==> flow/design.v (excerpt) <==
module matmul_top
#(
    parameter BITS = 8,
    parameter DIM = 4
)
(
    input clk, rst_n, en,
    input [$clog2(DIM):0] m, n, p,
    input [DIM*DIM*BITS-1:0] mat_a,
    input [DIM*DIM*BITS-1:0] mat_b,
    output [DIM*DIM*BITS-1:0] mat_c,
    output done
);
For scale: about 7900 cells after synthesis, about 450 flip-flops, about 400 I/O pins, about 74000 um^2 of cells after synthesis.
clock: 6.82 ns
lec_check: 0
abc_area: 0
cap_margin: 20
cell_pad_in_sites_detail_placement: 0
core_margin: 2
core_utilization: 64
gpl_routability_driven: 1
max_routing_layer: met4
setup_slack_margin: -0.11
slew_margin: 20
run.sh (not shown) runs the stock make flow with config.mk's settings and CLKGATE_MAP_FILE=.
The starting point ended with an error in 5_1_grt.
Rerun with:
Settings changed: ABC_AREA 0 to not set, CELL_PAD_IN_SITES_DETAIL_PLACEMENT 0 to not set, CORE_UTILIZATION 64 to 40, GPL_ROUTABILITY_DRIVEN 1 to not set, MAX_ROUTING_LAYER met4 to not set, PLACE_DENSITY set to 0.6, SETUP_SLACK_MARGIN -0.11 to not set.
Clock period 6.82 ns to 10.1 ns, I/O delays scaled along.
=> This time the run completed with no timing, DRC or antenna violations. Die area increases by well over a third. Synthesized cell count stays the same. Area after synthesis does not change.
Rerun with:
Settings changed: CORE_MARGIN 2 to 6, CORE_UTILIZATION 40 to 17, PLACE_DENSITY 0.6 to not set.
Clock period 10.1 ns to 11.0 ns, I/O delays scaled along.
The changed run produced a clean layout.
Via count came out lower by 2.3%.
Cell area is higher by 3.1%.
Synthesized area is unchanged.

========
Starting RTL as in the previous note.
make LEC_CHECK=0 CAP_MARGIN=20 CORE_ASPECT_RATIO=0.5 CORE_MARGIN=2 CORE_UTILIZATION=72 CTS_CLUSTER_DIAMETER=296 CTS_CLUSTER_SIZE=96 PLACE_DENSITY=0.43 SETUP_SLACK_MARGIN=1.84 SLEW_MARGIN=20 TNS_END_PERCENT=5 finish   # period 6.17 ns
The starting point did not get past 5_1_grt on GRT-0116.
==> next run, changes <==
Settings changed: CORE_ASPECT_RATIO 0.5 to default, CORE_UTILIZATION 72 to 22, CTS_CLUSTER_DIAMETER 296 to default, CTS_CLUSTER_SIZE 96 to default, PLACE_DENSITY 0.43 to 0.6, SETUP_SLACK_MARGIN 1.84 to default, TNS_END_PERCENT 5 to default.
Clock period 6.17 ns to 10.1 ns, I/O delays scaled along.
=> The new run passed the timing, design-rule and antenna checks. Die size grows to 3.2 times its value. Area after synthesis is unchanged. Synthesized cell count stays the same.
==> next run, changes <==
Settings changed: CORE_UTILIZATION 22 to 71, CTS_CLUSTER_SIZE from default to 35, PLACE_DENSITY 0.6 to default, SETUP_SLACK_MARGIN from default to 2.61.
Clock period 10.1 ns to 8.86 ns, I/O delays scaled along.
=> This time the run failed in 5_1_grt; die size is lower by 69%; synthesized cell count is unchanged; area after synthesis is unchanged.

========
Starting RTL as in the previous note.
make LEC_CHECK=0 CAP_MARGIN=20 CORE_MARGIN=2 CORE_UTILIZATION=68 CTS_CLUSTER_DIAMETER=28 CTS_CLUSTER_SIZE=36 PLACE_DENSITY=0.6 SETUP_SLACK_MARGIN=1.16 SLEW_MARGIN=20 finish   # period 8.37 ns
The starting point ended with an error in 5_1_grt.
Next try:
- CORE_UTILIZATION: 68 -> 65
- CTS_CLUSTER_DIAMETER: 28 -> default
- CTS_CLUSTER_SIZE: 36 -> default
- SETUP_SLACK_MARGIN: 1.16 -> -0.55
- clock period: 8.37 -> 6.84 ns (I/O delays scaled with it)
After rerunning:
- This time the run produced a layout that fails on negative setup slack
- synthesized area does not change
- die size rises by 4.6%
- synthesized cell count does not change

========
## try-delta
Starting RTL as in the previous note.
clock: 6.82 ns
lec_check: 0
abc_area: 0
cap_margin: 20
cell_pad_in_sites_detail_placement: 0
core_margin: 2
core_utilization: 67
gpl_routability_driven: 1
max_routing_layer: met4
setup_slack_margin: -0.11
slew_margin: 20
global routing (5_1_grt): try-delta exited with error
Setup changes, try-delta to try-amber
Settings: a deleted GPL_ROUTABILITY_DRIVEN that had been 1; a deleted ABC_AREA that had been 0; a change of CORE_UTILIZATION from 67 to 63; a deleted CELL_PAD_IN_SITES_DETAIL_PLACEMENT that had been 0; a change of SETUP_SLACK_MARGIN from -0.11 to 1.99; a change of the clock period (ns, I/O delays scaled along) from 6.82 to 7.33.
## What came out
- Ran to the end and failed final checks on setup timing: try-amber.
- try-delta and try-amber ended up with roughly the same half-perimeter wire length after detailed placement.
- Summary of try-amber over try-delta: number of buffers created by CTS rose 3.6%; share of async-settable or async-resettable flops after synthesis about even.
- try-amber -> try-delta: share of the synthesized netlist area taken by xor and xnor gates delta 0, exact match
- Summary of try-amber over try-delta: area inside the core boundary increased about 5.6%; number of buffers inserted to repair setup after CTS saw an increase; pre-CTS setup slack now sits higher; die boundary height rose 10 um; number of placement rows up 3.
#### Input delta (try-quartz over try-amber)
Settings: setting CTS_CLUSTER_SIZE to 36 for the first time; changing SETUP_SLACK_MARGIN from 1.99 to 1.64; setting CTS_CLUSTER_DIAMETER to 200 for the first time; changing CORE_UTILIZATION from 63 to 68; changing the clock period (ns, I/O delays scaled along) from 7.33 to 5.63.
Notes after the runs:
- Run status, try-quartz: aborted in global routing (5_1_grt), error GRT-0116
- Count of standard-cell rows ends up lower on try-quartz.
- try-quartz vs. try-amber: number of gates resized after cts picked up an extra 373, die size went down 8800 sq um, total number of H-tree levels went down 1, vertical extent of the die went down by 3.7%.
- try-quartz vs try-amber: floorplan core area down in try-quartz
- try-quartz ends up with lower total CTS buffers than try-amber does.
--- input diff try-quartz..try-zinc ---
Settings: changing SETUP_SLACK_MARGIN from 1.64 to -0.55; changing CORE_UTILIZATION from 68 to 71; setting PLACE_DENSITY to 0.6 for the first time; removing CTS_CLUSTER_DIAMETER (formerly 200); changing CTS_CLUSTER_SIZE from 36 to 37; changing the clock period (ns, I/O delays scaled along) from 5.63 to 6.84.
try-zinc never completed; the flow aborted with a tool error in global routing (5_1_grt). Compared to try-quartz, try-zinc was floorplanned on a smaller die. try-zinc vs try-quartz on setup slack at placement: try-zinc is the higher one. The lower number of buffers added by the clock tree synthesis step came out of try-quartz.

========
v51:
matmul_top again, from the RTL that the note above started with.
clock: 8.86 ns
lec_check: 0
cap_margin: 20
core_margin: 2
core_utilization: 72
place_density: 0.8
slew_margin: 20
tns_end_percent: 5
global routing: v51 exited with error
For v39, these inputs were changed with respect to v51:
- MAX_ROUTING_LAYER: unset -> met4
- TNS_END_PERCENT: 5 -> unset
- PLACE_DENSITY: 0.8 -> unset
- CORE_UTILIZATION: 72 -> 64
- CTS_CLUSTER_SIZE: unset -> 36
- the clock period (ns, I/O delays scaled along): 8.86 -> 7.33
Results
- The die used by v39 is larger than the one used by v51.
- Between v51 and v39, the flow reports floorplan die height increasing by a few percent.
- As far as number of distinct library cell variants in the gate-level netlist after synthesis goes, v51 and v39 are indistinguishable; the numbers are identical.
- v39 does worse than v51 on detailed placer's ending HPWL.
- v39 did not make it past global routing, where a tool error ended it.
- Re post-placement cell count: v39 and v51 aren't equal, and the higher value belongs to v39.
- Number of buffers added by the clock tree synthesis step, v39 and v51: lower on v51
Here is what was changed in the inputs of v59 compared with v39.
- a change of CORE_UTILIZATION from 64 to 67
==> results <==
As the logs show, v59 stopped at global routing after a tool error, so it never reached the end of the flow. Core area: v59 better than v39. Looking only at cell count after placement, and setting everything else aside, the lower value of v59 and v39 goes to v59. v59 against v39: die area now sits lower, instance tally after logic synthesis did not really move.
--- input diff v59..v42 ---
- PLACE_DENSITY now 0.6, previously not set
- CORE_UTILIZATION now 63, was 67
- MAX_ROUTING_LAYER no longer set, was met4
- CTS_CLUSTER_SIZE no longer set, was 36
- SETUP_SLACK_MARGIN now 1.16, previously not set
- the clock period (ns, I/O delays scaled along) now 8.37, was 7.33
Notes after the runs:
- From v59 to v42 the numbers moved as follows: global placement routability congestion lower; core region area higher; die boundary width higher.
- The flow did not stop early for v42: all stages ran, and the layout cleared the timing, design-rule and antenna checks.
For v10, these inputs were changed with respect to v42:
- removing PLACE_DENSITY (formerly 0.6)
- changing CORE_UTILIZATION from 63 to 68
- setting CTS_CLUSTER_SIZE to 36 for the first time
- removing SETUP_SLACK_MARGIN (formerly 1.16)
- changing the clock period (ns, I/O delays scaled along) from 8.37 to 7.12
Results
- On die height, the lower figure sits with v10, not v42.
- v10: it failed during global routing, and the tool reported GRT-0232.
- Delta (v10 minus v42): synthesized cell count about even; row count fell 4; number of buffers added by the clock tree synthesis step fell 1.

========
run 1:
The RTL this note starts from:
==> flow/design.v <==
module tpumac
    #(parameter BITS_AB=8,
    parameter BITS_C=16)
    (
    input clk, rst_n, WrEn, en,
    input signed [BITS_AB-1:0] Ain,
    input signed [BITS_AB-1:0] Bin,
    input signed [BITS_C-1:0] Cin,
    output reg signed [BITS_AB-1:0] Aout,
    output reg signed [BITS_AB-1:0] Bout,
    output reg signed [BITS_C-1:0] Cout
    );
    logic signed [BITS_C-1:0] AxB, CPAB;
    always_ff @(posedge clk, negedge rst_n) begin
        if (!rst_n) begin
            Aout <= 0;
            Bout <= 0;
        end else if (en) begin
            Aout <= Ain;
            Bout <= Bin;
        end
    end
    always_ff @(posedge clk, negedge rst_n) begin
        if (!rst_n) begin
            Cout <= 0;
        end else if (WrEn) begin
            Cout <= Cin;
        end else if (en) begin
            Cout <= CPAB;
        end 
    end
    always_comb begin
        AxB = Ain * Bin;
        CPAB = AxB + Cout;
    end
endmodule
module systolic_array
#(
parameter BITS = 8,
parameter DIM = 32
)
(
input clk,rst_n,en,
input [DIM-1:0][BITS-1:0] A,
input [DIM-1:0][BITS-1:0] B,
output [DIM-1:0][DIM-1:0][BITS*2-1:0] Cout
);
logic [DIM-1:0][DIM-1:0][BITS-1:0] MACAin, MACBin, MACAout, MACBout;
logic [DIM-1:0][DIM-1:0][BITS*2-1:0] MACCout;
assign Cout = MACCout;
genvar gi, gj;
generate
    for (gi = 0 ; gi < DIM ; gi++) begin : row
        for (gj = 0 ; gj < DIM ; gj++) begin : col
            tpumac #(.BITS_AB(BITS), .BITS_C(BITS*2)) iDUT (
                .clk(clk), .rst_n(rst_n), .WrEn(1'b0), .en(en),
                .Ain(MACAin[gi][gj]), .Bin(MACBin[gi][gj]), .Cin({(BITS*2){1'b0}}),
                .Aout(MACAout[gi][gj]), .Bout(MACBout[gi][gj]), .Cout(MACCout[gi][gj])
            );
        end
    end
endgenerate
always_comb begin : ABCManager
    for (int i = 0 ; i < DIM ; i++) begin
        MACAin[i][0] = A[i];
        MACBin[0][i] = B[i];
    end
    for (int i = 0 ; i < DIM ; i++) begin
        for (int j = 1 ; j < DIM ; j++) begin
            MACAin[i][j] = MACAout[i][j-1];
        end
    end
    for (int i = 1 ; i < DIM ; i++) begin
        for (int j = 0 ; j < DIM ; j++) begin
            MACBin[i][j] = MACBout[i-1][j]; 
        end
    end
end
endmodule
module layoutA
#(
    parameter BITS = 8,  
    parameter DIM = 32  
)
(
    input [DIM-1:0][DIM-1:0][BITS-1:0] INA,
    input [$clog2(DIM):0] m, n, 
    output logic [DIM-1:0][DIM*2-2:0][BITS-1:0] OUTA
);
always_comb begin : ConnectionsA
    for (int row = 0 ; row < DIM ; row++) begin
        for (int col = 0 ; col < DIM*2-1 ; col++) begin
            if (col >= DIM*2-1-n-row && col <= DIM*2-2-row && row < m) begin
                OUTA[row][col] = INA[row][DIM*2-2-col-row];
            end else begin
                OUTA[row][col] = 0;
            end
        end
    end
end
endmodule
module layoutB
#(
    parameter BITS = 8,  
    parameter DIM = 32  
)
(
    input [DIM-1:0][DIM-1:0][BITS-1:0] INB,
    input [$clog2(DIM):0] n, p, 
    output logic [DIM*2-2:0][DIM-1:0][BITS-1:0] OUTB
);
always_comb begin : ConnectionsB
    for (int row = 0 ; row < DIM ; row++) begin
        for (int col = 0 ; col < DIM*2-1 ; col++) begin
            if (col >= DIM*2-1-n-row && col <= DIM*2-2-row && row < p) begin
                OUTB[col][row] = INB[DIM*2-2-col-row][row];
            end else begin
                OUTB[col][row] = 0;
            end
        end
    end
end
endmodule
module MATMUL 
#(
    parameter BITS = 8,  
    parameter DIM = 32  
)
(
    input clk, rst_n, en,
    input [$clog2(DIM):0] m, n, p,
    input [DIM-1:0][DIM-1:0][BITS-1:0] matrixDataA,
    input [DIM-1:0][DIM-1:0][BITS-1:0] matrixDataB,
    output logic [DIM-1:0][DIM-1:0][BITS-1:0] dataOut,
    output logic done
);
logic [$clog2(DIM*4):0] count;
logic [DIM-1:0][BITS-1:0] Ain, Bin;
logic [DIM-1:0][DIM-1:0][BITS*2-1:0] Cout;
logic [DIM-1:0][DIM*2-2:0][BITS-1:0] OUTA;
logic [DIM*2-2:0][DIM-1:0][BITS-1:0] OUTB;
layoutA #(.BITS(BITS), .DIM(DIM))
LayoutADUT (.INA(matrixDataA),.m(m),.n(n),.OUTA(OUTA));
layoutB #(.BITS(BITS), .DIM(DIM))
LayoutBDUT (.INB(matrixDataB),.n(n),.p(p),.OUTB(OUTB));
systolic_array #(.BITS(BITS), .DIM(DIM))
SysArrayDUT (.clk(clk), .rst_n(rst_n), .en(en), .A(Ain), .B(Bin), .Cout(Cout));
always @(posedge clk, negedge rst_n) begin
    if (!rst_n) begin
        count <= 0;
    end else if (done) begin
        count <= 0;
    end else if (en == 1) begin
        count <= count + 1;
    end
end
always_comb begin : DataFeeder
    for (int i = 0 ; i < DIM ; i++) begin
        if (count <= DIM*2-2) begin
            Ain[i] = OUTA[i][DIM*2-2-count];
            Bin[i] = OUTB[DIM*2-2-count][i];
        end else begin
            Ain[i] = 0;
            Bin[i] = 0;
        end
    end
    for (int i = 0 ; i < DIM ; i++) begin
        for (int j = 0 ; j < DIM ; j++) begin
            dataOut[i][j] = Cout[i][j] >> BITS;  
        end
    end
end
always_comb begin : howdone
    done = count == m+n+p-2 ? 1 : 0;
end
endmodule
module matmul_top
#(
    parameter BITS = 8,
    parameter DIM = 4
)
(
    input clk, rst_n, en,
    input [$clog2(DIM):0] m, n, p,
    input [DIM*DIM*BITS-1:0] mat_a,
    input [DIM*DIM*BITS-1:0] mat_b,
    output [DIM*DIM*BITS-1:0] mat_c,
    output done
);
MATMUL #(.BITS(BITS), .DIM(DIM)) u_matmul (
    .clk(clk), .rst_n(rst_n), .en(en),
    .m(m), .n(n), .p(p),
    .matrixDataA(mat_a), .matrixDataB(mat_b),
    .dataOut(mat_c), .done(done)
);
endmodule
Settings: LEC_CHECK=0, CAP_MARGIN=20, CORE_ASPECT_RATIO=0.5, CORE_MARGIN=2, CORE_UTILIZATION=72, CTS_CLUSTER_DIAMETER=363, CTS_CLUSTER_SIZE=95, PLACE_DENSITY=0.36, SLEW_MARGIN=20, TNS_END_PERCENT=10; clock period 5.17 ns.
Run 1 never completed, since it errored out during global routing (5_1_grt).
Input changes introduced in run 2 (baseline for comparison: run 1):
Settings: a deleted PLACE_DENSITY that had been 0.36; an added MAX_ROUTING_LAYER of met4; a deleted TNS_END_PERCENT that had been 10; a change of CTS_CLUSTER_SIZE from 95 to 36; a change of CORE_UTILIZATION from 72 to 70; a deleted CTS_CLUSTER_DIAMETER that had been 363; a deleted CORE_ASPECT_RATIO that had been 0.5; a change of the clock period (ns, I/O delays scaled along) from 5.17 to 7.33.
Findings:
The log for run 2 ends in global routing (5_1_grt) with error GRT-0116, so the run never completed. The die area in run 2 sits 2.7% above the value recorded for run 1. Run 2 vs run 1 on placer congestion estimate: run 2 is the higher one. In the tables for run 1 and run 2, maximum level of the CTS H-tree reads lower with run 1. Instance count after placement with tap cells included went down slightly going from run 1 to run 2.
The inputs of run 3 differ from those of run 2 as listed below.
Settings: setting SETUP_SLACK_MARGIN to 1.99 for the first time; changing CORE_UTILIZATION from 70 to 68; setting CTS_CLUSTER_DIAMETER to 31 for the first time.
### Flow results
- Run status, run 3: aborted in global routing (5_1_grt), error GRT-0116
- Changes observed in run 3 relative to run 2: register bit count reported by yosys now sits at about the same level, placed wire-length estimate after detailed placement now sits higher, number of H-tree levels now sits higher.
- Relative to run 2, number of buffers added by the clock tree synthesis step increased by 61 in run 3.
- Against run 2, run 3 reports a post-CTS setup repair buffer count that is lower.
- The instance count after placement with tap cells included in run 3 sits 47 above the value recorded for run 2.
- In the metrics for run 2 and run 3, the one carrying the lower die boundary height is run 2.
- Diff run 2..run 3 | async set or reset register ratio after synthesis | unchanged
- Delta (run 3 minus run 2): number of buffers added to fix hold violations after cts barely changed, total cell area at the placement stage shows an increase of 0.37%.
